==> design.v <==
module pc(
    input clk,
    input reset,
    input pcwrite,
    input [7:0] next_pc,
    output reg [7:0] pc
);
    always @ (posedge clk or posedge reset) begin
        if (reset) begin
            pc <= 8'b0;
        end
        else if (pcwrite) begin
            pc <= next_pc;
        end
    end
endmodule
module IF_ID (
    input clk,
    input reset,
    input [18:0] IF_instruction,
    input IF_IDwrite,
    input [7:0] IF_pc_plus_one,
    output reg [7:0] ID_pc_plus_one,
    output reg [18:0] ID_instruction,
    output reg ID_valid
);
    always @(posedge clk or posedge reset) begin
        if (reset) begin
            ID_valid <= 1'b0;
        end
        else if (IF_IDwrite) begin
            ID_valid <= 1'b1;
        end
    end
    always @(posedge clk) begin
        if (IF_IDwrite) begin
            ID_instruction <= IF_instruction;
            ID_pc_plus_one <= IF_pc_plus_one;
        end
    end
endmodule
module control(
    input [4:0] opcode,
    input hazard,
    output reg ID_branch,
    output reg ID_regwrite,
    output reg ID_memtoreg,
    output reg ID_memread,
    output reg ID_memwrite,
    output reg ID_alusrc,
    output reg ID_aluop,
    output reg ID_regdist,
    output reg ID_branchtype,
    output reg ID_push,
    output reg ID_pop,
    output reg ID_ret,
    output reg ID_jump
);
    always @(*) begin
        ID_branch = 1'b0;
        ID_regwrite = 1'b0;
        ID_memtoreg = 1'b0;
        ID_memread = 1'b0;
        ID_memwrite = 1'b0;
        ID_alusrc = 1'b0;
        ID_aluop = 1'b0;
        ID_regdist = 1'b0;
        ID_branchtype = 1'b0;
        ID_push = 1'b0;
        ID_pop = 1'b0;
        ID_ret = 1'b0;
        ID_jump = 1'b0;
        if (!hazard) begin
            case (opcode)
                5'd0: begin
                    ID_regdist = 1'b1;
                    ID_regwrite = 1'b1;
                end
                5'd1: begin
                    ID_regdist = 1'b1;
                    ID_regwrite = 1'b1;
                end
                5'd2: begin
                    ID_jump = 1'b1;
                end
                5'd3: begin
                    ID_branch = 1'b1;
                    ID_branchtype = 1'b0;
                end
                5'd4: begin
                    ID_branch = 1'b1;
                    ID_branchtype = 1'b1;
                end
                5'd5: begin
                    ID_push = 1'b1;
                    ID_jump = 1'b1;
                    ID_regdist = 1'b1;
                    ID_regwrite = 1'b1;
                    ID_alusrc = 1'b1;
                end
                5'd6: begin
                    ID_pop = 1'b1;
                    ID_ret = 1'b1;
                    ID_regdist = 1'b1;
                    ID_regwrite = 1'b1;
                    ID_alusrc = 1'b1;
                end
                5'd7: begin
                    ID_memread = 1'b1;
                    ID_memtoreg = 1'b1;
                    ID_regwrite = 1'b1;
                    ID_alusrc = 1'b1;
                end
                5'd8: begin
                    ID_memwrite = 1'b1;
                    ID_alusrc = 1'b1;
                end
                5'd9: begin
                    ID_regwrite = 1'b1;
                end
                5'd10: begin
                    ID_regwrite = 1'b1;
                    ID_alusrc = 1'b1;
                end
                default: begin
                end
            endcase
        end
    end
endmodule
module reg_file(
    input clk,
    input reset,
    input WB_regwrite,
    input ID_push,
    input ID_pop,
    input [2:0] rs1,
    input [2:0] rs2,
    input [2:0] ws,
    input [18:0] wd,
    output reg [18:0] ID_rd1,
    output reg [18:0] ID_rd2,
    output [2:0] sp
);
    integer i;
    reg [2:0] SP;
    reg [18:0] register_file[0:7];
    assign sp = SP;
    always @(*) begin
        if (WB_regwrite && (ws == rs1))
            ID_rd1 = wd;
        else
            ID_rd1 = register_file[rs1];
        if (WB_regwrite && (ws == rs2))
            ID_rd2 = wd;
        else
            ID_rd2 = register_file[rs2];
    end
    always @(posedge clk or posedge reset) begin
        if (reset) begin
            for (i=0;i<8;i=i+1) begin
                register_file[i] <= 19'd0;
            end
            SP <= 3'd7;
        end else begin
            if (WB_regwrite) begin
                register_file[ws] <= wd;
            end
            if (ID_push) begin
                SP <= SP - 3'd1;
            end
            else if (ID_pop) begin
                SP <= SP + 3'd1;
            end
        end
    end
endmodule
module comparator (
    input [18:0] ID_rd1,
    input [18:0] ID_rd2,
    output reg zero
);
    always @(*) begin
        if (ID_rd1 == ID_rd2) begin
            zero = 1'b1;
        end
        else begin
            zero = 1'b0;
        end
    end
endmodule
module ID_EX(
    input clk,
    input reset,
    input [4:0] ID_opcode,
    input ID_regwrite,
    input ID_memtoreg,
    input ID_memread,
    input ID_memwrite,
    input ID_alusrc,
    input ID_aluop,
    input ID_regdist,
    input [7:0] ID_immediate,
    input [2:0] ID_rs,
    input [2:0] ID_rt,
    input [2:0] ID_rd,
    input [18:0] ID_rd1,
    input [18:0] ID_rd2,
    output reg [4:0] EX_opcode,
    output reg EX_regwrite,
    output reg EX_memtoreg,
    output reg EX_memread,
    output reg EX_memwrite,
    output reg EX_alusrc,
    output reg EX_aluop,
    output reg EX_regdist,
    output reg [7:0] EX_immediate,
    output reg [2:0] EX_rs,
    output reg [2:0] EX_rt,
    output reg [2:0] EX_rd,
    output reg [18:0] EX_rd1,
    output reg [18:0] EX_rd2
);
    always @(posedge clk or posedge reset) begin
        if (reset) begin
            EX_regwrite <= 1'b0;
            EX_memread <= 1'b0;
            EX_memwrite <= 1'b0;
        end
        else begin
            EX_regwrite <= ID_regwrite;
            EX_memread <= ID_memread;
            EX_memwrite <= ID_memwrite;
        end
    end
    always @(posedge clk) begin
        EX_opcode <= ID_opcode;
        EX_memtoreg <= ID_memtoreg;
        EX_alusrc <= ID_alusrc;
        EX_aluop <= ID_aluop;
        EX_regdist <= ID_regdist;
        EX_immediate <= ID_immediate;
        EX_rs <= ID_rs;
        EX_rt <= ID_rt;
        EX_rd <= ID_rd;
        EX_rd1 <= ID_rd1;
        EX_rd2 <= ID_rd2;
    end
endmodule
module alu_mux(
    input [1:0] sel,
    input [18:0] EX_data,
    input [18:0] MEM_data,
    input [18:0] WB_data,
    output reg [18:0] in
);
    always @(*) begin
        case (sel)
            2'b00 : in = EX_data;
            2'b01 : in = MEM_data;
            2'b10 : in = WB_data;
            default: in = 19'd0;
        endcase
    end
endmodule
module alu_control (
    input [4:0] opcode,
    input [4:0] funct,
    output reg [4:0] operation
);
    always @(*) begin
        case (opcode)
            5'd0: operation = funct;
            5'd1: operation = funct;
            5'd9: operation = funct;
            5'd10: operation = 5'd12;
            5'd8: operation = 5'd12;
            5'd7: operation = 5'd12;
            5'd5: operation = 5'd12;
            5'd6: operation = 5'd12;
            default: operation = 5'd0;
        endcase
    end
endmodule
module alu (
    input [18:0] in1,
    input [18:0] in2,
    input [4:0] alu_ctrl,
    output reg [18:0] EX_out
);
    always @(*) begin
        case (alu_ctrl)
            5'd0: EX_out = in1 + in2;
            5'd1: EX_out = in1 - in2;
            5'd2: EX_out = in1 * in2;
            5'd3: EX_out = (in2 == 19'd0) ? 19'd0 : in1 / in2;
            5'd4: EX_out = in1 + 1;
            5'd5: EX_out = in1 - 1;
            5'd6: EX_out = in1 & in2;
            5'd7: EX_out = in1 | in2;
            5'd8: EX_out = in1 ^ in2;
            5'd9: EX_out = ~in1;
            5'd10: EX_out = in1 ^ 19'b0011001010111010110;  
            5'd11: EX_out = in1 ^ 19'b0011001010111010110;
            5'd12: EX_out = in2;
            default: EX_out = 19'd0;
        endcase
    end
endmodule
module EX_MEM (
    input clk,
    input reset,
    input EX_regwrite,
    input EX_memtoreg,
    input EX_memread,
    input EX_memwrite,
    input [18:0] EX_out,
    input [18:0] EX_wdata,
    input [2:0] EX_rd,
    output reg MEM_regwrite,
    output reg MEM_memtoreg,
    output reg MEM_memread,
    output reg MEM_memwrite,
    output reg [18:0] MEM_out,
    output reg [18:0] MEM_wdata,
    output reg [2:0] MEM_rd
);
    always @(posedge clk or posedge reset) begin
        if (reset) begin
            MEM_regwrite <= 1'b0;
            MEM_memread <= 1'b0;
            MEM_memwrite <= 1'b0;
        end
        else begin
            MEM_regwrite <= EX_regwrite;
            MEM_memread <= EX_memread;
            MEM_memwrite <= EX_memwrite;
        end
    end
    always @(posedge clk) begin
        MEM_memtoreg <= EX_memtoreg;
        MEM_out <= EX_out;
        MEM_wdata <= EX_wdata;
        MEM_rd <= EX_rd;
    end
endmodule
module MEM_WB (
    input clk,
    input reset,
    input MEM_regwrite,
    input MEM_memtoreg,
    input [18:0] MEM_rdata,
    input [18:0] MEM_out,
    input [2:0] MEM_rd,
    output reg WB_regwrite,
    output reg WB_memtoreg,
    output reg [18:0] WB_rdata,
    output reg [18:0] WB_out,
    output reg [2:0] WB_rd
);
always @(posedge clk or posedge reset) begin
    if (reset) begin
        WB_regwrite <= 1'b0;
    end
    else begin
        WB_regwrite <= MEM_regwrite;
    end
end
always @(posedge clk) begin
    WB_memtoreg <= MEM_memtoreg;
    WB_rdata <= MEM_rdata;
    WB_out <= MEM_out;
    WB_rd <= MEM_rd;
end
endmodule
module forwarding_unit (
    input [2:0] EX_rs,
	input [2:0] EX_rt,
	input [2:0] MEM_rd,
	input [2:0] WB_rd,
	input MEM_regwrite,
	input WB_regwrite,
	output reg [1:0] mux_in1,
	output reg [1:0] mux_in2
);
    always @ (*) begin
	    mux_in1 = 2'b00;
		mux_in2 = 2'b00;
		if ((MEM_rd == EX_rs) && (MEM_regwrite)) begin
		    mux_in1 =2'b01;
		end
		if ((MEM_rd == EX_rt) && (MEM_regwrite)) begin
		    mux_in2 =2'b01;
		end
		if (((WB_rd == EX_rs) && (WB_regwrite)) && ~((MEM_rd == EX_rs) && (MEM_regwrite))) begin
            mux_in1 = 2'b10;
        end
		if (((WB_rd == EX_rt) && (WB_regwrite)) && ~((MEM_rd == EX_rt) && (MEM_regwrite))) begin
            mux_in2 = 2'b10;
        end
	end 
endmodule
module hazard_detection(
    input reset,
    input EX_memread,
    input [2:0] EX_rt,
    input [2:0] ID_rt,
    input [2:0] ID_rs,
    input ID_reads_early,
    input [2:0] ID_ra1,
    input [2:0] ID_ra2,
    input EX_regwrite,
    input [2:0] EX_dest,
    input MEM_regwrite,
    input [2:0] MEM_rd,
    output reg hazard,
    output reg IF_IDwrite,
    output reg PCwrite
);
    wire early_hazard;
    assign early_hazard = ID_reads_early &&
        ((EX_regwrite && ((EX_dest == ID_ra1) || (EX_dest == ID_ra2))) ||
         (MEM_regwrite && ((MEM_rd == ID_ra1) || (MEM_rd == ID_ra2))));
    always @ (*) begin
        if (reset) begin
            hazard = 1'b0;
            IF_IDwrite = 1'b1;
            PCwrite = 1'b1;
        end
        else if ((EX_memread && ((EX_rt == ID_rt) || (EX_rt == ID_rs))) || early_hazard) begin
            hazard = 1'b1;
            IF_IDwrite = 1'b0;
            PCwrite = 1'b0;
        end
        else begin
            hazard = 1'b0;
            IF_IDwrite = 1'b1;
            PCwrite = 1'b1;
        end
    end
endmodule
module cpu(
    input clk,
    input reset,
    output [7:0] imem_addr,
    input [18:0] imem_data,
    output [7:0] dmem_addr,
    output [18:0] dmem_wdata,
    output dmem_we,
    input [18:0] dmem_rdata,
    output rf_we,
    output [2:0] rf_waddr,
    output [18:0] rf_wdata
);
    wire [7:0] ret_mux_pc;
    wire [7:0] pc;
    wire pcwrite;
    wire IF_IDwrite;
    wire hazard;
    wire WB_regwrite;
    pc pc_cpu (
        .clk(clk),
        .reset(reset),
        .pcwrite(pcwrite),
        .next_pc(ret_mux_pc),
        .pc(pc)
    );
    wire [18:0] IF_instruction;
    assign imem_addr = pc;
    assign IF_instruction = imem_data;
    wire [7:0] IF_pc_plus_one;
    assign IF_pc_plus_one = pc + 8'd1;
    wire [7:0] ID_pc_plus_one;
    wire [18:0] ID_instruction;
    wire ID_valid;
    wire branch_signal;
    IF_ID IF_ID_cpu (
        .clk(clk),
        .reset(reset),
        .IF_instruction(IF_instruction),
        .IF_IDwrite(IF_IDwrite),
        .IF_pc_plus_one(IF_pc_plus_one),
        .ID_pc_plus_one(ID_pc_plus_one),
        .ID_instruction(ID_instruction),
        .ID_valid(ID_valid)
    );
    wire ID_branch, ID_regwrite, ID_memtoreg, ID_memread, ID_memwrite, ID_alusrc, ID_aluop;
    wire ID_regdist, ID_branchtype, ID_push, ID_pop, ID_ret, ID_jump;
    control control_cpu(
        .opcode(ID_instruction[18:14]),
        .hazard(hazard | ~ID_valid),
        .ID_branch(ID_branch),
        .ID_regwrite(ID_regwrite),
        .ID_memtoreg(ID_memtoreg),
        .ID_memread(ID_memread),
        .ID_memwrite(ID_memwrite),
        .ID_alusrc(ID_alusrc),
        .ID_aluop(ID_aluop),
        .ID_regdist(ID_regdist),
        .ID_branchtype(ID_branchtype),
        .ID_push(ID_push),
        .ID_pop(ID_pop),
        .ID_ret(ID_ret),
        .ID_jump(ID_jump)
    );
    wire [18:0] wd;
    wire [18:0] ID_rd1, ID_rd2;
    wire [2:0] ws;
    wire [2:0] sp;
    wire ID_is_ret = (ID_instruction[18:14] == 5'd6);
    wire ID_is_call = (ID_instruction[18:14] == 5'd5);
    wire [2:0] ID_ra1 = ID_is_ret ? (sp + 3'd1) : ID_instruction[13:11];
    wire [2:0] ID_ra2 = ID_instruction[10:8];
    reg_file reg_file_cpu(
        .clk(clk),
        .reset(reset),
        .WB_regwrite(WB_regwrite),
        .ID_push(ID_push),
        .ID_pop(ID_pop),
        .rs1(ID_ra1),
        .rs2(ID_ra2),
        .ws(ws),
        .wd(wd),
        .ID_rd1(ID_rd1),
        .ID_rd2(ID_rd2),
        .sp(sp)
    );
    wire zero;
    comparator comparator_cpu(
        .ID_rd1(ID_rd1),
        .ID_rd2(ID_rd2),
        .zero(zero)
    );
    wire zero_flag;
    assign zero_flag = (ID_branchtype) ? ~zero : zero;
    assign branch_signal = ID_branch && zero_flag;
    wire [7:0] branch_mux_pc;
    assign branch_mux_pc = (branch_signal) ? ID_instruction[7:0] : IF_pc_plus_one;
    wire [7:0] jump_mux_pc;
    assign jump_mux_pc = (ID_jump) ? ID_instruction[7:0] : branch_mux_pc;
    assign ret_mux_pc = (ID_ret) ? ID_rd1[7:0] : jump_mux_pc;
    wire [7:0] ID_immediate = ID_is_call ? ID_pc_plus_one :
                              (ID_is_ret ? 8'd0 : ID_instruction[7:0]);
    wire [2:0] ID_rd = ID_is_call ? sp :
                       (ID_is_ret ? (sp + 3'd1) : ID_instruction[7:5]);
    wire EX_regwrite, EX_memtoreg, EX_memread, EX_memwrite, EX_alusrc, EX_aluop, EX_regdist;
    wire [7:0] EX_immediate;
    wire [2:0] EX_rs, EX_rt, EX_rd;
    wire [18:0] EX_rd1, EX_rd2;
    wire [4:0] EX_opcode;
    ID_EX ID_EX_cpu(
        .clk(clk),
        .reset(reset),
        .ID_opcode(ID_instruction[18:14]),
        .ID_regwrite(ID_regwrite),
        .ID_memtoreg(ID_memtoreg),
        .ID_memread(ID_memread),
        .ID_memwrite(ID_memwrite),
        .ID_alusrc(ID_alusrc),
        .ID_aluop(ID_aluop),
        .ID_regdist(ID_regdist),
        .ID_immediate(ID_immediate),
        .ID_rs(ID_instruction[13:11]),
        .ID_rt(ID_instruction[10:8]),
        .ID_rd(ID_rd),
        .ID_rd1(ID_rd1),
        .ID_rd2(ID_rd2),
        .EX_opcode(EX_opcode),
        .EX_regwrite(EX_regwrite),
        .EX_memtoreg(EX_memtoreg),
        .EX_memread(EX_memread),
        .EX_memwrite(EX_memwrite),
        .EX_alusrc(EX_alusrc),
        .EX_aluop(EX_aluop),
        .EX_regdist(EX_regdist),
        .EX_immediate(EX_immediate),
        .EX_rs(EX_rs),
        .EX_rt(EX_rt),
        .EX_rd(EX_rd),
        .EX_rd1(EX_rd1),
        .EX_rd2(EX_rd2)
    );
    wire [1:0] sel1, sel2;
    wire [18:0] in1, EX_in2_mux, in2;
    wire [18:0] MEM_out;
    alu_mux alu_mux_in1(
        .sel(sel1),
        .EX_data(EX_rd1),
        .MEM_data(MEM_out),
        .WB_data(wd),
        .in(in1)
    );
    alu_mux alu_mux_in2(
        .sel(sel2),
        .EX_data(EX_rd2),
        .MEM_data(MEM_out),
        .WB_data(wd),
        .in(EX_in2_mux)
    );
    wire [18:0] extended_EX_immediate;
    assign extended_EX_immediate = { 11'b0, EX_immediate};
    assign in2 = (EX_alusrc) ? extended_EX_immediate : EX_in2_mux;
    wire [4:0] alu_ctrl;
    alu_control alu_control_cpu(
        .opcode(EX_opcode),
        .funct(EX_immediate[4:0]),
        .operation(alu_ctrl)
    );
    wire [18:0] EX_out;
    alu alu_cpu(
        .in1(in1),
        .in2(in2),
        .alu_ctrl(alu_ctrl),
        .EX_out(EX_out)
    );
    wire [2:0] EX_rd_muxed;
    assign EX_rd_muxed = (EX_regdist) ? EX_rd : EX_rt;
    wire MEM_regwrite, MEM_memtoreg, MEM_memread, MEM_memwrite;
    wire [18:0] MEM_wdata;
    wire [2:0] MEM_rd;
    EX_MEM EX_MEM_cpu (
        .clk(clk),
        .reset(reset),
        .EX_regwrite(EX_regwrite),
        .EX_memtoreg(EX_memtoreg),
        .EX_memread(EX_memread),
        .EX_memwrite(EX_memwrite),
        .EX_out(EX_out),
        .EX_wdata(EX_in2_mux),
        .EX_rd(EX_rd_muxed),
        .MEM_regwrite(MEM_regwrite),
        .MEM_memtoreg(MEM_memtoreg),
        .MEM_memread(MEM_memread),
        .MEM_memwrite(MEM_memwrite),
        .MEM_out(MEM_out),
        .MEM_wdata(MEM_wdata),
        .MEM_rd(MEM_rd)
    );
    wire [18:0] MEM_rdata;
    assign dmem_addr = MEM_out[7:0];
    assign dmem_wdata = MEM_wdata;
    assign dmem_we = MEM_memwrite;
    assign MEM_rdata = dmem_rdata;
    wire WB_memtoreg;
    wire [18:0] WB_rdata, WB_out;
    wire [2:0] WB_rd;
    MEM_WB MEM_WB_cpu(
        .clk(clk),
        .reset(reset),
        .MEM_regwrite(MEM_regwrite),
        .MEM_memtoreg(MEM_memtoreg),
        .MEM_rdata(MEM_rdata),
        .MEM_out(MEM_out),
        .MEM_rd(MEM_rd),
        .WB_regwrite(WB_regwrite),
        .WB_memtoreg(WB_memtoreg),
        .WB_rdata(WB_rdata),
        .WB_out(WB_out),
        .WB_rd(WB_rd)
    );
    assign ws = WB_rd;
    assign wd = (WB_memtoreg) ? WB_rdata : WB_out;
    assign rf_we = WB_regwrite;
    assign rf_waddr = WB_rd;
    assign rf_wdata = wd;
    forwarding_unit forwarding_unit_cpu(
        .EX_rs(EX_rs),
        .EX_rt(EX_rt),
        .MEM_rd(MEM_rd),
        .WB_rd(WB_rd),
        .MEM_regwrite(MEM_regwrite),
        .WB_regwrite(WB_regwrite),
        .mux_in1(sel1),
        .mux_in2(sel2)
    );
    wire ID_reads_early = ID_valid && ((ID_instruction[18:14] == 5'd3) ||
                          (ID_instruction[18:14] == 5'd4) || ID_is_ret);
    hazard_detection hazard_detection_cpu(
        .reset(reset),
        .EX_memread(EX_memread),
        .EX_rt(EX_rt),
        .ID_rs(ID_instruction[13:11]),
        .ID_rt(ID_instruction[10:8]),
        .ID_reads_early(ID_reads_early),
        .ID_ra1(ID_ra1),
        .ID_ra2(ID_ra2),
        .EX_regwrite(EX_regwrite),
        .EX_dest(EX_rd_muxed),
        .MEM_regwrite(MEM_regwrite),
        .MEM_rd(MEM_rd),
        .hazard(hazard),
        .IF_IDwrite(IF_IDwrite),
        .PCwrite(pcwrite)
    );
endmodule
==> run.sh <==
#!/bin/bash
# the make line also repeats each setting of config.mk as NAME=value (left out here)
make -C /OpenROAD-flow-scripts/flow DESIGN_CONFIG=/design/flow/config.mk WORK_HOME=/design/flow/orfs CLKGATE_MAP_FILE= finish
==> config.mk <==
export PLATFORM = sky130hd
export DESIGN_NAME = cpu
export DESIGN_NICKNAME = cpu
export VERILOG_FILES = /design/flow/design.v
export SDC_FILE = /design/flow/constraint.sdc
export NUM_CORES = 4
export LEC_CHECK = 0
export ABC_AREA = 1
export CAP_MARGIN = 20
export CORE_MARGIN = 2
export CORE_UTILIZATION = 58
export CTS_CLUSTER_DIAMETER = 266
export SETUP_SLACK_MARGIN = 4.69
export SLEW_MARGIN = 20
==> constraint.sdc <==
create_clock -name core_clock -period 20.6 [get_ports {clk}]
set_input_delay 4.1200 -clock core_clock [delete_from_list [all_inputs] [get_ports {clk}]]
set_output_delay 4.1200 -clock core_clock [all_outputs]
set_load 0.01 [all_outputs]
==> results.txt, run 1 <==
yosys + openroad results -> Setup CP Type flip-flop to flip-flop, OpenROAD warnings 59, Flops after synth 354, crit path capture EX_MEM_cpu.MEM_out[0], Compound Share, Synth 17.8%, CP Launch Point ID_EX_cpu.EX_rt[1], vias in the first global route 33600, worst path bufs/invs roughly 55, xor+xnor area frac 5.08%, Longest Clk Path Bufs 3, setup ws final -16.34 ns, Combinational Area 0.0222 mm^2, most common cell in the synthesized netlist nand2_1, CP arrival roughly 37 ns, fillcell total 4229, Synth Flop Type dfrtp_1, first-pass GRT wire length 187000 um, max frequency 0.0271 GHz, async set-reset flop share out of synthesis 48.0%, Std-Cell Rows 87, Synth Warn # 14, Post-Syn Instances 4372, critical path's slowest cell ha_1, Worst Hold Depth 0, ANT nets after route 0, RSZ-0062 raised after global routing yes, Dominant combinational family simple AND/OR/NAND/NOR gates, Net Count, Synth just under 5000, Synth Seq Share 25.0%, CP startpoint kind flip-flop, area fraction in mux cells less than 1%, Hold Violations, Final 0, yosys adder share 19.7%, status complete, but fails checks, Crit Reg-Reg Startpoint ID_EX_cpu.EX_rt[1], area share, top type 12.7%, post-DR wirelength/cell 21.3 um, clk root buf clkbuf_16, HP Start ID_EX_cpu.EX_memtoreg, Clock Skew 0.0143 ns, clock latency (worst-skew pair) 0.57 ns, share of the clock period used by the worst path 179%, Most common cell on crit path nand2_2, biggest area cells dfrtp_1 13%, ha_1 12%, dfxtp_1 9.6%, nets@finish ~5700, DP Worst Slack -15.69 ns, DR vias/cell between 5 and 6, DP Wirelength 88100 um, CTS tree built, R2R cell count 295, I/O Buffers 98, Reg area 0.00824 mm^2, 1st-pass router iterations 8, core area 0.0562 mm^2, Post-Synthesis Cell Area 0.0328 mm^2, max-slew violations 0, number of enable flip-flop cells 27, total number of vias 35200, Ports 99, initial antenna violation count 2, Fail Reasons negative setup slack, Slew @ Worst Pin 1.12 ns, Unique masters post-synth 74, Total GRT Usage between 40% and 50%, CP Max Fanout 20, critical path required time 21.05 ns, post-layout min period 36.94 ns, # setup viols final 7, RR Endpoint EX_MEM_cpu.MEM_out[0], fin area between 0.04 and 0.05 mm^2, DRC violations left 0, maxcap violations 0, crit end category flip-flop, total CTS buffers 38, Die W 242 um, starting density of the core between 50% and 60%, Placed Area 0.0396 mm^2, DRT iter0 DRCs 3517, Layout area overhead 32.2%, chip area in the Yosys report 0.0328 mm^2, Largest stage delay, worst path 0.37 ns, global placer's final weighted congestion between 1 and 1.5, Syn Area/Cell 7.50 um^2, final WL 129000 um, worst hold endpoint EX_MEM_cpu.MEM_memtoreg, most common library cells after synthesis 778 x nand2_1, 692 x inv_1, 331 x nor2_1, 319 x ha_1, 316 x o21ai_0, WP depth 295, die area between 0.05 and 0.06 mm^2, Crit path max-delay family AND-OR/OR-AND gates, gr ovfl total 0, worst reg-to-reg setup slack -16.34 ns, Hold Crit Class flip-flop to flip-flop, Simple Share, Synth 21.4%, Die Y-Extent 242 um, Worst-path clk slew around 0.060 ns, ys cells roughly 4400, cell taking the most area after synthesis dfrtp_1, Clock H-tree levels 2, relative slew slack 24.4%, largest net degree at the start of global routing around 67, clock sink count 354
## through the flow
step	instances	utilization, %	hold slack (ns)	setup TNS (ns)
global placement	5776	70.5	0.316	-52.92
detailed placement	5776	70.5	0.316	-59.45
finish	6046	77.1	0.345	-64.58
floorplan	4372	-	0.310	-60.92
CTS	5979	74.9	0.330	-54.47
global route	6045	77.1	0.349	-76.50
## final cells by class
cell class                      count  area share, %
Antenna cell                        1        0.00578
Clock buffer                       57           2.50
Clock inverter                     13          0.361
Inverter                          734           6.44
Multi-Input combinational cell   3122           51.2
Sequential cell                   354           19.0
Tap cell                          756           2.18
Timing Repair Buffer             1009           18.3
## routing by layer
layer / GRT usage, % / wire [um] / share of wire [%] / up-vias
met5: 0 / 13 / 0.010 / -
met4: 28.6 / 12100 / 9.4 / 2
met3: 7.75 / 12700 / 9.8 / 766
met2: 67.2 / 57400 / 45 / 2165
met1: 49.0 / 46800 / 36 / 16200
li1: - / - / - / 16100
## timing repair
action / 4_1_cts / 5_1_grt
hold buffers: 0 / 0
cloned: 0 / 0
endpoints found under the setup margin: 9 / 10
buffers inserted: 133 / 66
pin swaps: 101 / 200
gates resized: 69 / 200
==> inputs of run 2 (changes only) <==
- CORE_UTILIZATION: 58 -> 71
- CTS_CLUSTER_DIAMETER: 266 -> 276
- CTS_CLUSTER_SIZE: not set -> 34
- GPL_ROUTABILITY_DRIVEN: not set -> 1
- MAX_ROUTING_LAYER: not set -> met5
- PLACE_DENSITY: not set -> 0.62
- SETUP_SLACK_MARGIN: 4.69 -> -2.0
- SLEW_MARGIN: 20 -> 30
- TNS_END_PERCENT: not set -> 85
- clock period: 20.6 -> 31.2 ns (I/O delays scaled with it)
==> results.txt, run 2 <==
run results: most common cell in the synthesized netlist nand2_1, Post-Synthesis Cell Area between 0.03 and 0.04 mm^2, ys cells between 4000 and 5000, Total GRT Usage 87.0%, die area 0.0479 mm^2, total CTS buffers 14, Flops after synth 354, gr ovfl total 1300, starting density of the core 72.1%, Ports 99, xor+xnor area frac 5.08%, hold_buf cts 0, I/O Buffers 98, Synth Flop Type dfrtp_1, most common library cells after synthesis 778 x nand2_1, 692 x inv_1, 331 x nor2_1, 319 x ha_1, 316 x o21ai_0, Syn Area/Cell 7.50 um^2, core area approximately 0.045 mm^2, error msg [ERROR GRT-0232] Routing congestion too high. Check the congestion heatmap in the GUI., Placed Area 0.0393 mm^2, Dominant combinational family simple AND/OR/NAND/NOR gates, Synth Warn # 14, cell taking the most area after synthesis dfrtp_1, biggest area cells dfrtp_1 13%, ha_1 12%, dfxtp_1 9.6%, Die W 219 um, clk root buf clkbuf_16, Cells after DPL 5608, status did not finish, clock sink count 354, Fail Step 5_1_grt, Std-Cell Rows 78, async set-reset flop share out of synthesis 48.0%, chip area in the Yosys report 0.0328 mm^2, area share, top type between 10% and 20%, Net Count, Synth 4855, Post-Syn Instances 4372, Clock H-tree levels 1, Unique masters post-synth 74, DP Wirelength 94000 um, Die Y-Extent 219 um, Simple Share, Synth 21.4%, Longest Clk Path Bufs 3, Compound Share, Synth 17.8%, global placer's final weighted congestion approximately 1.1, yosys adder share 19.7%, number of enable flip-flop cells 27, Synth Seq Share 25.0%, area fraction in mux cells 0.0687%
## run 2: repair_timing
item                       CTS
setup endpoints to repair    2
buffers inserted            54
resized                     61
pin swaps                   50
## run 2: routing by layer
layer / overflow / track usage [%]
met5: 9 / 47.9
met4: 356 / 92.6
met3: 34 / 70.0
met2: 873 / 106
met1: 28 / 83.2
## run 2: through the flow
step | worst slack [ns] | utilization, %
after floorplan | -5.37 | -
after global placement | -3.83 | 86.4
after detailed placement | -6.24 | 86.4
after CTS | -5.14 | 88.6
==> inputs of run 3 (changes only) <==
- ABC_AREA: 1 -> not set
- CORE_UTILIZATION: 71 -> 68
- CTS_CLUSTER_DIAMETER: 276 -> not set
- GPL_ROUTABILITY_DRIVEN: 1 -> not set
- MAX_ROUTING_LAYER: met5 -> not set
- PLACE_DENSITY: 0.62 -> not set
- SETUP_SLACK_MARGIN: -2.0 -> 4.69
- SLEW_MARGIN: 30 -> 20
- TNS_END_PERCENT: 85 -> not set
- clock period: 31.2 -> 36.4 ns (I/O delays scaled with it)
==> results.txt, run 3 <==
yosys + openroad results -> most common library cells after synthesis 439 x nor2_1, 394 x nand2_1, 331 x inv_1, 319 x ha_1, 309 x o21ai_0, Combinational Area 0.0249 mm^2, status complete, but fails checks, DR vias/cell 7.41, first-pass GRT wire length between 200000 and 250000 um, Crit path max-delay family AND-OR/OR-AND gates, most common cell in the synthesized netlist nor2_1, Simple Share, Synth 17.5%, core area just under 0.05 mm^2, share of the clock period used by the worst path 105%, area share, top type between 10% and 20%, Total GRT Usage between 50% and 60%, DRT iter0 DRCs 8013, Unique masters post-synth 98, hold_buf cts 0, final WL 154000 um, max frequency between 0.02 and 0.03 GHz, area fraction in mux cells 5.29%, fin area 0.0413 mm^2, Die Y-Extent 226 um, Slew @ Worst Pin 1.31 ns, largest net degree at the start of global routing 71, Ports 99, global placer's final weighted congestion about 1.1, Std-Cell Rows slightly above 80, CTS tree built, critical path required time 36.80 ns, Hold Violations, Final 0, Reg area 0.00823 mm^2, ys cells 4131, Crit Reg-Reg Startpoint MEM_WB_cpu.WB_rd[0], Die W 226 um, total number of vias 38800, gr ovfl total 0, CP arrival 38.66 ns, RSZ-0062 raised after global routing yes, Flops after synth 354, fin util 84.6%, post-layout min period approximately 38 ns, R2R cell count 184, cell taking the most area after synthesis dfrtp_1, clk root buf clkbuf_16, Clock H-tree levels 2, die area 0.0512 mm^2, Setup CP Type flip-flop to flip-flop, OpenROAD warnings 59, vias in the first global route ~36000, Post-Synthesis Cell Area 0.0336 mm^2, initial antenna violation count 22, Hold Crit Class flip-flop to flip-flop, worst hold endpoint EX_MEM_cpu.MEM_memwrite, Layout area overhead 23.0%, Synth Flop Type dfrtp_1, HP Start ID_EX_cpu.EX_memwrite, Worst Hold Depth 0, chip area in the Yosys report 0.0336 mm^2, WP depth 184, fillcell total 2762, post-DR wirelength/cell ~29 um, Worst-path clk slew 0.07 ns, relative slew slack around an eighth, crit end category flip-flop, Longest Clk Path Bufs 3, async set-reset flop share out of synthesis 48.0%, nets@finish 5008, # setup viols final 2, yosys adder share 19.3%, DRC violations left 0, Fail Reasons negative setup slack, Syn Area/Cell 8.13 um^2, critical path's slowest cell nor2_1, maxcap violations 0, clock latency (worst-skew pair) about 0.55 ns, ANT nets after route 0, worst path bufs/invs 28, number of enable flip-flop cells 27, DP Worst Slack -1.31 ns, Largest stage delay, worst path 0.52 ns, worst reg-to-reg setup slack -1.86 ns, setup ws final -1.86 ns, xor+xnor area frac 5.03%, Synth Seq Share 24.5%, Post-Syn Instances 4131, crit path capture EX_MEM_cpu.MEM_out[0], DP Wirelength 93600 um, clock sink count 354, CP Launch Point MEM_WB_cpu.WB_rd[0], Dominant combinational family AND-OR/OR-AND gates, Synth Warn # 14, RR Endpoint EX_MEM_cpu.MEM_out[0], 1st-pass router iterations 17, Clock Skew 0.0160 ns, Compound Share, Synth 22.0%, CP Max Fanout 8, Placed Area 0.0367 mm^2, max-slew violations 0, Hold WS around 0.38 ns, total CTS buffers 36, Net Count, Synth 4614, I/O Buffers 98, CP startpoint kind flip-flop, starting density of the core 68.7%, biggest area cells dfrtp_1 12%, ha_1 12%, dfxtp_1 9.4%
-- run 3: final cells by class --
class / count / share of cell area, %
clock inverters: 16 / 0.394
multi-input cells: 3214 / 60.2
flip-flops and latches: 354 / 19.9
diodes: 13 / 0.0787
clock buffers: 50 / 2.56
well taps: 664 / 2.01
inverters: 340 / 3.10
repair buffers: 579 / 11.7
-- run 3: stage by stage --
step	cells	TNS (ns)
finish	5230	-3.61
global route	5219	-5.75
CTS	5129	0
detailed placement	4884	-1.31
global placement	4884	0
floorplan	4131	0
-- run 3: repair_timing --
| action | CTS | global route |
|---|---|---|
| setup endpoints to repair | 3 | 3 |
| resized | 154 | 114 |
| hold endpoints to repair | 0 | 0 |
| cloned | 2 | 0 |
| pin swaps | 140 | 169 |
| buffers inserted | 177 | 87 |
-- run 3: metal layers --
metal	routed length, um	vias to the layer above	share of wire [%]	GRT usage (%)
li1	-	15400	-	-
met1	48100	17600	31	61.1
met2	61200	4034	40	80.0
met3	25700	1694	17	20.9
met4	18000	22	12	46.4
met5	517	-	0.34	0
==> inputs of run 4 (changes only) <==
- ABC_AREA: not set -> 1
- CORE_UTILIZATION: 68 -> 66
- CTS_CLUSTER_DIAMETER: not set -> 298
- CTS_CLUSTER_SIZE: 34 -> not set
- SETUP_SLACK_MARGIN: 4.69 -> not set
- clock period: 36.4 -> 32.7 ns (I/O delays scaled with it)
==> results.txt, run 4 <==
run results: status did not finish, Fail Step 5_1_grt, error msg [ERROR GRT-0232] Routing congestion too high. Check the congestion heatmap in the GUI., Synth Warn # 14, biggest area cells dfrtp_1 13%, ha_1 12%, dfxtp_1 9.6%, global placer's final weighted congestion between 1 and 1.5, most common library cells after synthesis 778 x nand2_1, 692 x inv_1, 331 x nor2_1, 319 x ha_1, 316 x o21ai_0, Cells after DPL 5665, area share, top type 12.7%, core area 0.0490 mm^2, Simple Share, Synth between 20% and 30%, Flops after synth 354, clk root buf clkbuf_16, I/O Buffers 98, clock sink count 354, Net Count, Synth 4855, hold_buf cts 0, number of enable flip-flop cells 27, DP Worst Slack -3.99 ns, Longest Clk Path Bufs 3, async set-reset flop share out of synthesis just under 50%, area fraction in mux cells 0.0687%, starting density of the core 67.0%, Clock H-tree levels 2, Compound Share, Synth 17.8%, Ports 99, total CTS buffers 38, ys cells around 4400, Unique masters post-synth roughly 74, gr ovfl total 105, Synth Seq Share 25.0%, chip area in the Yosys report 0.0328 mm^2, yosys adder share 19.7%, Die W between 200 and 250 um, Post-Syn Instances 4372, xor+xnor area frac 5.08%, Post-Synthesis Cell Area 0.0328 mm^2, cell taking the most area after synthesis dfrtp_1, most common cell in the synthesized netlist nand2_1, Dominant combinational family simple AND/OR/NAND/NOR gates, Std-Cell Rows 81, Synth Flop Type dfrtp_1, Die Y-Extent 227 um, Syn Area/Cell roughly 7.5 um^2, die area ~0.051 mm^2, DP Wirelength 87700 um, Total GRT Usage 73.8%
## run 4: routing by layer
layer / GRT usage [%] / overflow
met1: 73.6 / 1
met2: 89.8 / 56
met3: 60.7 / 13
met4: 68.7 / 33
met5: 39.3 / 2
## run 4: timing repair
action / 4_1_cts
endpoints found under the setup margin: 2
setup buffers: 89
pin swaps: 75
gates resized: 63
## run 4: metrics by stage
step	instance area, um^2	TNS, ns
4_1_cts	41600	-4.40
2_1_floorplan	33000	-6.15
3_5_place_dp	39300	-6.31
3_3_place_gp	39300	-3.33
==> inputs of run 5 (changes only) <==
- ABC_AREA: 1 -> 0
- CELL_PAD_IN_SITES_DETAIL_PLACEMENT: not set -> 1
- CELL_PAD_IN_SITES_GLOBAL_PLACEMENT: not set -> 0
- CORE_ASPECT_RATIO: not set -> 1.36
- CORE_MARGIN: 2 -> 9
- CORE_UTILIZATION: 66 -> 40
- CTS_CLUSTER_DIAMETER: 298 -> 325
- GPL_TIMING_DRIVEN: not set -> 0
- MAX_ROUTING_LAYER: not set -> met5
- PLACE_DENSITY_LB_ADDON: not set -> 0.21
- SLEW_MARGIN: 20 -> 35
- TNS_END_PERCENT: not set -> 30
- clock period: 32.7 -> 34.4 ns (I/O delays scaled with it)
==> results.txt, run 5 <==
yosys + openroad results -> async set-reset flop share out of synthesis 48.0%, die area 0.0948 mm^2, Largest stage delay, worst path 0.74 ns, worst reg-to-reg setup slack -6.41 ns, Compound Share, Synth between 20% and 30%, chip area in the Yosys report 0.0336 mm^2, R2R cell count 192, max frequency 0.0245 GHz, most common library cells after synthesis 439 x nor2_1, 394 x nand2_1, 331 x inv_1, 319 x ha_1, 309 x o21ai_0, area fraction in mux cells 5.29%, Post-Synthesis Cell Area roughly 0.034 mm^2, ANT nets after route 0, Clock Skew 0.0365 ns, core area 0.0830 mm^2, Clock H-tree levels 2, clk root buf clkbuf_16, clock latency (worst-skew pair) 0.62 ns, relative slew slack -27.1%, DRC violations left 0, yosys adder share slightly below 20%, cell taking the most area after synthesis dfrtp_1, HP Start EX_MEM_cpu.MEM_memtoreg, Hold Crit Class flip-flop to flip-flop, Synth Warn # 14, clock sink count 354, Unique masters post-synth roughly 98, RSZ-0062 raised after global routing yes, post-DR wirelength/cell 32.0 um, 1st-pass router iterations 6, setup ws final -6.41 ns, Worst-path clk slew 0.09 ns, largest net degree at the start of global routing 79, Crit path max-delay family AND-OR/OR-AND gates, xor+xnor area frac between 5 and 6%, crit path capture EX_MEM_cpu.MEM_out[0], Dominant combinational family AND-OR/OR-AND gates, worst hold endpoint MEM_WB_cpu.WB_memtoreg, ys cells 4131, status complete, but fails checks, Syn Area/Cell 8.13 um^2, Placed Area 0.0369 mm^2, gr ovfl total 0, Net Count, Synth 4614, Synth Seq Share 24.5%, CP startpoint kind flip-flop, crit end category flip-flop, DP Wirelength about 120000 um, worst path bufs/invs 21, RR Endpoint EX_MEM_cpu.MEM_out[0], Total GRT Usage 34.9%, max-slew violations 19, Slew @ Worst Pin 1.89 ns, Layout area overhead 25.8%, area share, top type 12.4%, hold_buf cts 0, DRT iter0 DRCs ~3200, Flops after synth 354, final WL 181000 um, maxcap violations 4, fin area 0.0422 mm^2, post-layout min period 40.81 ns, total CTS buffers 37, nets@finish just over 5000, # setup viols final 3, critical path's slowest cell o211ai_1, total number of vias roughly 37000, biggest area cells dfrtp_1 12%, ha_1 12%, dfxtp_1 9.4%, Simple Share, Synth 17.5%, share of the clock period used by the worst path 119%, Most common cell on crit path o21a_1, most common cell in the synthesized netlist nor2_1, Post-Syn Instances 4131, Setup CP Type flip-flop to flip-flop, WP depth between 150 and 200, first-pass GRT wire length between 200000 and 250000 um, Longest Clk Path Bufs 3, CP arrival 41.26 ns, CTS tree built, CP Max Fanout 8, Ports 99, global placer's final weighted congestion between 1 and 1.5, fillcell total 9749, DR vias/cell 6.51, CP Launch Point MEM_WB_cpu.WB_rd[2], OpenROAD warnings 57, Fail Reasons max-capacitance violations, max-slew violations, negative setup slack, starting density of the core 40.5%, number of enable flip-flop cells 27, Crit Reg-Reg Startpoint MEM_WB_cpu.WB_rd[2], Synth Flop Type dfrtp_1, initial antenna violation count 4, Std-Cell Rows 123, Die W 266 um, Hold Violations, Final 0, Die Y-Extent 356 um, I/O Buffers 98, critical path required time 34.84 ns, vias in the first global route 38500, Worst Hold Depth 0
==> run 5: per-layer routing <==
metal | vias up | wire (um) | track usage [%]
met4 | 4 | 20900 | 33.0
met1 | 18200 | 60900 | 34.5
li1 | 15500 | - | -
met3 | 1068 | 13200 | 7.41
met5 | - | 19 | 0
met2 | 2142 | 86000 | 60.4
==> run 5: per-stage QoR <==
stage / hold WS, ns / util (%) / std cells / setup TNS (ns) / setup WS [ns]
after floorplan: 0.310 / - / 4131 / -1.35 / -1.35
after global placement: 0.314 / 44.0 / 5291 / -27.48 / -11.08
after detailed placement: 0.320 / 44.5 / 5302 / -26.02 / -10.81
after CTS: 0.332 / 49.4 / 5580 / -4.50 / -3.36
after global routing: 0.336 / 50.9 / 5660 / -14.52 / -7.27
final: 0.327 / 50.9 / 5663 / -12.30 / -6.41
==> run 5: cell type report <==
type / instances / area [um^2] / share of cell area [%]
sequential: 354 / 8230 / 19.5
buffer: 222 / 1430 / 3.38
inverter: 340 / 1290 / 3.07
antenna: 3 / 7.51 / 0.0178
timing repair buffer: 402 / 3490 / 8.27
clock buffer: 52 / 1080 / 2.57
clock inverter: 15 / 126 / 0.299
multi-input combinational: 3213 / 25200 / 59.8
tap: 1062 / 1330 / 3.15
==> run 5: repair_timing <==
item                       4_1_cts  5_1_grt
pin swaps                      162      144
gates resized                  248      115
cloned                           2        0
setup buffers                  211       80
setup endpoints to repair        4        3
==> inputs of run 6 (changes only) <==
- CELL_PAD_IN_SITES_GLOBAL_PLACEMENT: 0 -> 1
- CORE_ASPECT_RATIO: 1.36 -> not set
- CTS_CLUSTER_DIAMETER: 325 -> not set
- GPL_TIMING_DRIVEN: 0 -> not set
- MAX_ROUTING_LAYER: met5 -> met4
- PLACE_DENSITY_LB_ADDON: 0.21 -> not set
- SLEW_MARGIN: 35 -> 20
- clock period: 34.4 -> 38.0 ns (I/O delays scaled with it)
==> results.txt, run 6 <==
yosys + openroad results -> status no timing/DRC/antenna violations, I/O Buffers 98, die area between 0.09 and 0.1 mm^2, worst path bufs/invs 9, Met3 Routed Length 7850 um, ANT nets after route 0, Die Y-Extent 308 um, Worst-path clk slew 0.07 ns, M1 wire length 64300 um, DP Wirelength 112000 um, first-pass GRT wire length 218000 um, CP Launch Point MEM_WB_cpu.WB_rd[0], Unique masters post-synth 98, Longest Clk Path Bufs 3, final WL 149000 um, Synth Flop Type dfrtp_1, global placer's final weighted congestion roughly 0.97, Hold WS ~0.33 ns, worst hold endpoint MEM_WB_cpu.WB_memtoreg, Clock H-tree levels 2, worst reg-to-reg setup slack 1.21 ns, # setup viols final 0, largest net degree at the start of global routing 66, Clock Skew 0.0183 ns, Ports 99, R2R cell count 187, CTS tree built, CP arrival roughly 37 ns, critical path required time 38.44 ns, Final TNS setup 0 ns, ys cells 4131, clock sink count between 300 and 400, post-layout min period 36.79 ns, Hold Violations, Final 0, CP startpoint kind flip-flop, core area 0.0826 mm^2, most common cell in the synthesized netlist nor2_1, max-slew violations 0, max frequency approximately 0.027 GHz, Worst Hold Depth 0, Syn Area/Cell 8.13 um^2, biggest area cells dfrtp_1 12%, ha_1 12%, dfxtp_1 9.4%, Post-Synthesis Cell Area 0.0336 mm^2, Largest stage delay, worst path 0.51 ns, Slew @ Worst Pin 1.21 ns, cell taking the most area after synthesis dfrtp_1, vias in the first global route 33500, 1st-pass router iterations 7, Synth Seq Share approximately a quarter, area fraction in mux cells under 10%, DRT iter0 DRCs 2577, RR Endpoint EX_MEM_cpu.MEM_out[0], Simple Share, Synth 17.5%, relative slew slack 16.9%, CP Max Fanout 7, async set-reset flop share out of synthesis between 40% and 50%, Layout area overhead 19.0%, DRC violations left 0, yosys adder share 19.3%, clk root buf clkbuf_16, HP Start EX_MEM_cpu.MEM_memtoreg, DR top layer met4, OpenROAD warnings 56, gr ovfl total 0, Net Count, Synth 4614, total CTS buffers 42, Setup CP Type flip-flop to flip-flop, post-DR wirelength/cell 27.2 um, fin area roughly 0.04 mm^2, Most common cell on crit path o21a_1, maxcap violations 0, nets@finish around 4900, number of enable flip-flop cells 27, chip area in the Yosys report 0.0336 mm^2, Crit Reg-Reg Startpoint MEM_WB_cpu.WB_rd[0], area share, top type 12.4%, crit path capture EX_MEM_cpu.MEM_out[0], starting density of the core 40.6%, fin util between 40% and 50%, WP depth 187, share of the clock period used by the worst path 96.8%, Hold Crit Class flip-flop to flip-flop, met2 WL 70400 um, clock latency (worst-skew pair) 0.58 ns, xor+xnor area frac under 10%, initial antenna violation count 2, Synth Warn # 14, Placed Area between 0.03 and 0.04 mm^2, Std-Cell Rows 105, crit end category flip-flop, total number of vias 32900, Total GRT Usage 31.2%, DR vias/cell roughly 6.0, critical path's slowest cell a2111o_1, Post-Syn Instances ~4100, Die W 308 um, Crit path max-delay family AND-OR/OR-AND gates, most common library cells after synthesis 439 x nor2_1, 394 x nand2_1, 331 x inv_1, 319 x ha_1, 309 x o21ai_0, Compound Share, Synth 22.0%, Dominant combinational family AND-OR/OR-AND gates, Flops after synth about 350
[run 6: layer usage]
layer,track usage (%),up-vias
li1,-,15100
met1,39.3,16600
met2,50.7,993
met3,3.71,309
met4,12.6,0
met5,-,-
[run 6: timing repair]
item | 4_1_cts | 5_1_grt
cloned | 0 | 2
setup endpoints to repair | 1 | 2
resized | 43 | 166
pin swaps | 9 | 123
hold buffers | 0 | 0
buffers inserted | 6 | 84
[run 6: cell type report]
type	instances	area (um^2)
Antenna cell	2	5.00
Clock buffer	60	1250
Clock inverter	17	164
Fill cell	9918	42700
Inverter	340	1290
Multi-Input combinational cell	3213	24100
Sequential cell	354	8240
Tap cell	1070	1340
Timing Repair Buffer	427	3580
[run 6: stage by stage]
stage | setup slack [ns] | cells
final | 1.21 | 5483
after detailed placement | -1.11 | 5312
after global routing | -0.676 | 5482
after floorplan | 0.0349 | 4131
after CTS | 0.00844 | 5395
after global placement | -0.0316 | 5312
==> inputs of run 7 (changes only) <==
- ABC_AREA: 0 -> not set
- CAP_MARGIN: 20 -> 15
- CELL_PAD_IN_SITES_DETAIL_PLACEMENT: 1 -> 2
- CELL_PAD_IN_SITES_GLOBAL_PLACEMENT: 1 -> 3
- CORE_ASPECT_RATIO: not set -> 1.11
- CORE_MARGIN: 9 -> 2
- CORE_UTILIZATION: 40 -> 28
- CTS_CLUSTER_DIAMETER: not set -> 58
- CTS_CLUSTER_SIZE: not set -> 56
- GPL_ROUTABILITY_DRIVEN: not set -> 0
- HOLD_SLACK_MARGIN: not set -> -0.02
- MAX_ROUTING_LAYER: met4 -> met5
- MIN_ROUTING_LAYER: not set -> met2
- PLACE_DENSITY_LB_ADDON: not set -> 0.17
- SLEW_MARGIN: 20 -> 30
- TNS_END_PERCENT: 30 -> 85
- clock period: 38.0 -> 63.1 ns (I/O delays scaled with it)
==> results.txt, run 7 <==
yosys + openroad results -> Post-Syn Instances 4131, DRC violations left 0, critical path required time 63.58 ns, most common library cells after synthesis 439 x nor2_1, 394 x nand2_1, 331 x inv_1, 319 x ha_1, 309 x o21ai_0, Synth Warn # 14, status no timing/DRC/antenna violations, R2R cell count about 180, clk root buf clkbuf_16, Die Y-Extent 369 um, setup ws final about 13 ns, DR vias/cell 7.77, gr ovfl total 0, relative slew slack 24.9%, total number of vias roughly 45000, Longest Clk Path Bufs 3, share of the clock period used by the worst path 79.8%, Synth Seq Share 24.5%, worst path bufs/invs 6, DRT iter0 DRCs between 7000 and 8000, ys cells 4131, Worst Hold Depth 0, CP Max Fanout 28, max frequency 0.0199 GHz, HP Start EX_MEM_cpu.MEM_memtoreg, Synth Flop Type dfrtp_1, Syn Area/Cell 8.13 um^2, crit path capture EX_MEM_cpu.MEM_out[0], I/O Buffers 98, hold_buf cts 0, Net Count, Synth 4614, Setup CP Type flip-flop to flip-flop, Worst-path clk slew about 0.09 ns, die area 0.123 mm^2, 1st-pass router iterations 12, Unique masters post-synth 98, DP Worst Slack roughly 14 ns, maxcap violations 0, Layout area overhead 14.4%, Flops after synth 354, final WL ~170000 um, yosys adder share 19.3%, DP Wirelength 125000 um, CTS tree built, post-layout min period 50.36 ns, post-DR wirelength/cell ~29 um, worst hold endpoint MEM_WB_cpu.WB_memtoreg, total CTS buffers 44, RR Endpoint EX_MEM_cpu.MEM_out[0], RSZ-0062 raised after global routing no, clock sink count 354, # setup viols final 0, worst reg-to-reg setup slack 12.74 ns, clock latency (worst-skew pair) 0.68 ns, cell taking the most area after synthesis dfrtp_1, max-slew violations 0, Crit Reg-Reg Startpoint MEM_WB_cpu.WB_rd[1], Crit path max-delay family AND-OR/OR-AND gates, area share, top type 12.4%, crit end category flip-flop, chip area in the Yosys report 0.0336 mm^2, fin area 0.0384 mm^2, OpenROAD warnings 55, Hold Violations, Final 0, vias in the first global route 52000, number of enable flip-flop cells 27, critical path's slowest cell nor4_4, nets@finish approximately 4700, Std-Cell Rows ~130, Placed Area roughly 0.037 mm^2, Total GRT Usage 41.1%, CP Launch Point MEM_WB_cpu.WB_rd[1], WP depth 183, initial antenna violation count 3, largest net degree at the start of global routing 64, Ports 99, CP arrival 50.84 ns, Hold Crit Class flip-flop to flip-flop, ANT nets after route 0, async set-reset flop share out of synthesis roughly half, CP startpoint kind flip-flop, Final TNS setup 0 ns, Largest stage delay, worst path 0.81 ns, biggest area cells dfrtp_1 12%, ha_1 12%, dfxtp_1 9.4%, Dominant combinational family AND-OR/OR-AND gates, Post-Synthesis Cell Area 0.0336 mm^2, Most common cell on crit path o21a_1, Clock H-tree levels 2, Slew @ Worst Pin 1.11 ns, xor+xnor area frac 5.03%, first-pass GRT wire length 246000 um, setup bufs post-CTS 0, most common cell in the synthesized netlist nor2_1, Clock Skew 0.0657 ns, Die W 333 um, area fraction in mux cells under 10%, CTS resizes 0, Compound Share, Synth 22.0%, Hold WS 0.334 ns, core area 0.119 mm^2, Simple Share, Synth 17.5%, starting density of the core 28.3%
run 7: area by class of cell:
class / instances / area (um^2)
inverters: 340 / 1280
well taps: 1552 / 1940
multi-input cells: 3213 / 23400
flip-flops and latches: 354 / 8220
clock buffers: 48 / 1140
repair buffers: 228 / 1970
diodes: 30 / 75.1
clock inverters: 34 / 423
fillers: 13600 / 80200
run 7: per-layer routing:
layer,GRT usage [%],share of wire [%]
met1,-,0
met2,51.3,51
met3,49.8,39
met4,9.11,9.2
met5,18.5,1.4
run 7: through the flow:
stage	util, %	cells
CTS	32.3	5767
detailed placement	31.0	5685
global route	32.3	5779
floorplan	-	4131
finish	32.4	5799
global placement	30.9	5681
==> inputs of run 8 (changes only) <==
- ABC_AREA: not set -> 0
- CAP_MARGIN: 15 -> 10
- CELL_PAD_IN_SITES_DETAIL_PLACEMENT: 2 -> 1
- CELL_PAD_IN_SITES_GLOBAL_PLACEMENT: 3 -> 0
- CORE_ASPECT_RATIO: 1.11 -> 1.36
- CORE_MARGIN: 2 -> 9
- CORE_UTILIZATION: 28 -> 40
- CTS_CLUSTER_DIAMETER: 58 -> not set
- CTS_CLUSTER_SIZE: 56 -> not set
- GPL_ROUTABILITY_DRIVEN: 0 -> not set
- GPL_TIMING_DRIVEN: not set -> 0
- HOLD_SLACK_MARGIN: -0.02 -> -0.06
- MAX_ROUTING_LAYER: met5 -> met4
- MIN_ROUTING_LAYER: met2 -> not set
- PLACE_DENSITY_LB_ADDON: 0.17 -> 0.21
- SLEW_MARGIN: 30 -> 35
- TNS_END_PERCENT: 85 -> 30
- clock period: 63.1 -> 34.4 ns (I/O delays scaled with it)
==> results.txt, run 8 <==
yosys + openroad results -> max-slew violations 0, worst reg-to-reg setup slack -5.89 ns, yosys adder share 19.3%, core area 0.0830 mm^2, Post-Synthesis Cell Area 0.0336 mm^2, initial antenna violation count 2, global placer's final weighted congestion 1.02, status complete, but fails checks, R2R cell count approximately 200, Worst Hold Depth 0, Syn Area/Cell 8.13 um^2, Die Y-Extent 356 um, Crit path max-delay family AND-OR/OR-AND gates, Synth Warn # 14, DP Worst Slack -10.86 ns, die area 0.0948 mm^2, Simple Share, Synth approximately 17%, Placed Area 0.0369 mm^2, Flops after synth 354, cell taking the most area after synthesis dfrtp_1, number of enable flip-flop cells 27, clock sink count 354, Final TNS setup -10.34 ns, vias in the first global route 38600, RR Endpoint EX_MEM_cpu.MEM_out[0], CP Launch Point ID_EX_cpu.EX_rt[1], biggest area cells dfrtp_1 12%, ha_1 12%, dfxtp_1 9.4%, largest net degree at the start of global routing 80, worst path bufs/invs 42, Slew @ Worst Pin ~1.2 ns, most common library cells after synthesis 439 x nor2_1, 394 x nand2_1, 331 x inv_1, 319 x ha_1, 309 x o21ai_0, Setup CP Type flip-flop to flip-flop, CTS tree built, Die W 266 um, DRC violations left 0, Clock H-tree levels 2, RSZ-0062 raised after global routing yes, chip area in the Yosys report 0.0336 mm^2, WP depth between 200 and 250, HP Start ID_EX_cpu.EX_memtoreg, final WL between 150000 and 200000 um, Hold WS 0.327 ns, Worst-path clk slew 0.07 ns, clk root buf clkbuf_16, starting density of the core between 40% and 50%, share of the clock period used by the worst path 117%, ys cells 4131, total CTS buffers 36, Ports around 99, max frequency 0.0248 GHz, first-pass GRT wire length 250000 um, DRT iter0 DRCs slightly above 3000, Post-Syn Instances 4131, OpenROAD warnings 57, Hold Crit Class flip-flop to flip-flop, Synth Flop Type dfrtp_1, xor+xnor area frac just over 5%, crit path capture EX_MEM_cpu.MEM_out[0], worst hold endpoint EX_MEM_cpu.MEM_memtoreg, Layout area overhead 25.7%, most common cell in the synthesized netlist nor2_1, total number of vias 36900, critical path required time 34.84 ns, clock latency (worst-skew pair) roughly 0.6 ns, Largest stage delay, worst path 0.44 ns, post-layout min period 40.29 ns, Dominant combinational family AND-OR/OR-AND gates, crit end category flip-flop, Unique masters post-synth just under 100, fillcell total just under 10000, Net Count, Synth 4614, maxcap violations 0, nets@finish between 5000 and 6000, Most common cell on crit path o21a_1, CP startpoint kind flip-flop, gr ovfl total 0, DP Wirelength 127000 um, CP Max Fanout 7, Compound Share, Synth a little over a fifth, Synth Seq Share 24.5%, setup ws final -5.89 ns, CP arrival roughly 40 ns, critical path's slowest cell nor4_4, Total GRT Usage 36.4%, I/O Buffers 98, relative slew slack between 10% and 20%, DR vias/cell approximately 6.5, post-DR wirelength/cell 31.6 um, Clock Skew 0.0229 ns, Hold Violations, Final 0, area fraction in mux cells 5.29%, async set-reset flop share out of synthesis 48.0%, 1st-pass router iterations 6, area share, top type roughly an eighth, Crit Reg-Reg Startpoint ID_EX_cpu.EX_rt[1], # setup viols final 3, Fail Reasons negative setup slack, ANT nets after route 0, Std-Cell Rows 123, Longest Clk Path Bufs 3, fin area 0.0422 mm^2
-- run 8: final cells by class --
cell class	count	area (um^2)	share of cell area, %
clock inverter	11	100	0.237
inverter	340	1290	3.07
clock buffer	55	1100	2.60
tap	1062	1330	3.15
buffer	223	1420	3.36
antenna	5	12.5	0.0297
sequential	354	8230	19.5
timing repair buffer	415	3640	8.63
multi-input combinational	3213	25100	59.4
-- run 8: through the flow --
stage                     util (%)  cells
after floorplan                  -   4131
after global placement        44.0   5291
after detailed placement      44.5   5303
after CTS                     49.4   5588
after global routing          50.9   5675
final                         50.9   5678
-- run 8: metal layers --
layer,part of all wire (%),routed length (um),up-vias,track usage [%]
met5,0,0,-,-
met4,12,21200,0,32.7
met2,48,86300,2157,62.2
met3,6.7,12000,1113,5.57
met1,33,59600,18200,35.5
li1,-,-,15500,-
-- run 8: what timing repair did --
item,CTS,global route
hold buffers,0,0
gates resized,243,110
setup buffers,219,84
hold endpoints to repair,0,0
endpoints found under the setup margin,4,3
gates cloned,1,0
pin swaps,157,150
==> inputs of run 9 (changes only) <==
- CAP_MARGIN: 10 -> 35
- CELL_PAD_IN_SITES_DETAIL_PLACEMENT: 1 -> not set
- CELL_PAD_IN_SITES_GLOBAL_PLACEMENT: 0 -> 3
- CORE_ASPECT_RATIO: 1.36 -> 1.92
- CORE_MARGIN: 9 -> 2
- CORE_UTILIZATION: 40 -> 29
- CTS_CLUSTER_SIZE: not set -> 21
- GPL_ROUTABILITY_DRIVEN: not set -> 1
- HOLD_SLACK_MARGIN: -0.06 -> -0.1
- MAX_ROUTING_LAYER: met4 -> not set
- MIN_ROUTING_LAYER: not set -> met2
- PLACE_DENSITY: not set -> 0.35
- PLACE_DENSITY_LB_ADDON: 0.21 -> not set
- SETUP_SLACK_MARGIN: not set -> 5.0
- SLEW_MARGIN: 35 -> 20
- TNS_END_PERCENT: 30 -> 45
- clock period: 34.4 -> 34.1 ns (I/O delays scaled with it)
==> results.txt, run 9 <==
yosys + openroad results -> Setup CP Type flip-flop to flip-flop, OpenROAD warnings 59, worst reg-to-reg setup slack -5.67 ns, WP depth 206, Hold Crit Class flip-flop to flip-flop, Die Y-Extent 475 um, max-slew violations 0, crit path capture EX_MEM_cpu.MEM_out[0], Post-Syn Instances 4131, area fraction in mux cells between 5 and 6%, worst path bufs/invs 34, final WL 214000 um, CTS tree built, Crit path max-delay family AND-OR/OR-AND gates, Simple Share, Synth around 17%, post-layout min period 39.77 ns, DR vias/cell 7.90, Synth Flop Type dfrtp_1, xor+xnor area frac 5.03%, Layout area overhead 29.1%, Fail Reasons negative setup slack, clock latency (worst-skew pair) 0.61 ns, RSZ-0062 raised after global routing yes, Die W between 200 and 250 um, Std-Cell Rows ~170, DR top layer met5, async set-reset flop share out of synthesis 48.0%, Compound Share, Synth 22.0%, Clock H-tree levels 2, cell taking the most area after synthesis dfrtp_1, 1st-pass router iterations 13, Total GRT Usage 53.2%, total CTS buffers 38, CP startpoint kind flip-flop, ys cells 4131, Placed Area around 0.038 mm^2, Hold Violations, Final 0, nets@finish about 5000, Post-Synthesis Cell Area 0.0336 mm^2, RR Endpoint EX_MEM_cpu.MEM_out[0], status complete, but fails checks, met2 WL roughly 110000 um, Longest Clk Path Bufs 3, Dominant combinational family AND-OR/OR-AND gates, post-DR wirelength/cell 34.8 um, relative slew slack 28.9%, Met3 Routed Length ~62000 um, DRC violations left 0, Worst-path clk slew 0.07 ns, ANT nets after route 0, Crit Reg-Reg Startpoint MEM_WB_cpu.WB_memtoreg, critical path required time 34.51 ns, yosys adder share 19.3%, largest net degree at the start of global routing 87, # setup viols final 3, maxcap violations 0, die area 0.119 mm^2, most common cell in the synthesized netlist nor2_1, HP Start EX_MEM_cpu.MEM_memtoreg, most common library cells after synthesis 439 x nor2_1, 394 x nand2_1, 331 x inv_1, 319 x ha_1, 309 x o21ai_0, chip area in the Yosys report 0.0336 mm^2, Synth Seq Share 24.5%, vias in the first global route 51100, fillcell total ~12000, critical path's slowest cell o22ai_2, starting density of the core 29.1%, setup ws final -5.67 ns, Most common cell on crit path o21a_1, Clock Skew roughly 0.038 ns, core area 0.115 mm^2, DRT iter0 DRCs 12700, R2R cell count 206, area share, top type 12.4%, first-pass GRT wire length 286000 um, Synth Warn # 14, share of the clock period used by the worst path 117%, Ports 99, CP arrival roughly 40 ns, initial antenna violation count 6, hold_buf cts 0, Worst Hold Depth 0, CP Max Fanout 10, clk root buf clkbuf_16, M1 wire length 0 um, number of enable flip-flop cells 27, DP Wirelength 170000 um, clock sink count ~350, Flops after synth 354, biggest area cells dfrtp_1 12%, ha_1 12%, dfxtp_1 9.4%, CP Launch Point MEM_WB_cpu.WB_memtoreg, Syn Area/Cell 8.13 um^2, crit end category flip-flop, Hold WS 0.325 ns, Largest stage delay, worst path slightly below 0.7 ns, gr ovfl total 0, Unique masters post-synth 98, global placer's final weighted congestion 1.06, fin area 0.0434 mm^2, total number of vias 48600, I/O Buffers 98, Net Count, Synth 4614, max frequency around 0.025 GHz, Slew @ Worst Pin 1.06 ns, worst hold endpoint MEM_WB_cpu.WB_memtoreg
==> run 9: area by class of cell <==
type	instances	area (um^2)	area share, %
repair buffers	426	4010	9.26
clock inverters	13	111	0.257
clock buffers	56	1110	2.57
inverters	340	1300	3.00
diodes	43	108	0.248
multi-input cells	3213	25100	57.9
flip-flops and latches	354	8230	19.0
well taps	1487	1860	4.29
plain buffers	224	1530	3.54
==> run 9: routing by layer <==
| layer | track usage [%] | vias to the layer above |
|---|---|---|
| met5 | 3.88 | - |
| met4 | 35.7 | 13 |
| met3 | 47.2 | 2422 |
| met2 | 71.0 | 14800 |
| met1 | - | 15900 |
| li1 | - | 15500 |
==> run 9: what timing repair did <==
action / 4_1_cts / 5_1_grt
pin swaps: 96 / 125
gates cloned: 1 / 2
setup endpoints to repair: 7 / 5
gates resized: 203 / 150
buffers inserted: 137 / 105
==> run 9: through the flow <==
stage / setup WS [ns] / std cells / setup TNS (ns) / utilization [%]
global placement: -14.00 / 5716 / -40.99 / 32.2
global route: -6.75 / 6140 / -13.19 / 37.5
finish: -5.67 / 6156 / -10.25 / 37.6
CTS: -5.37 / 6000 / -8.60 / 36.1
detailed placement: -13.71 / 5793 / -39.65 / 33.1
floorplan: -1.50 / 4131 / -1.50 / -
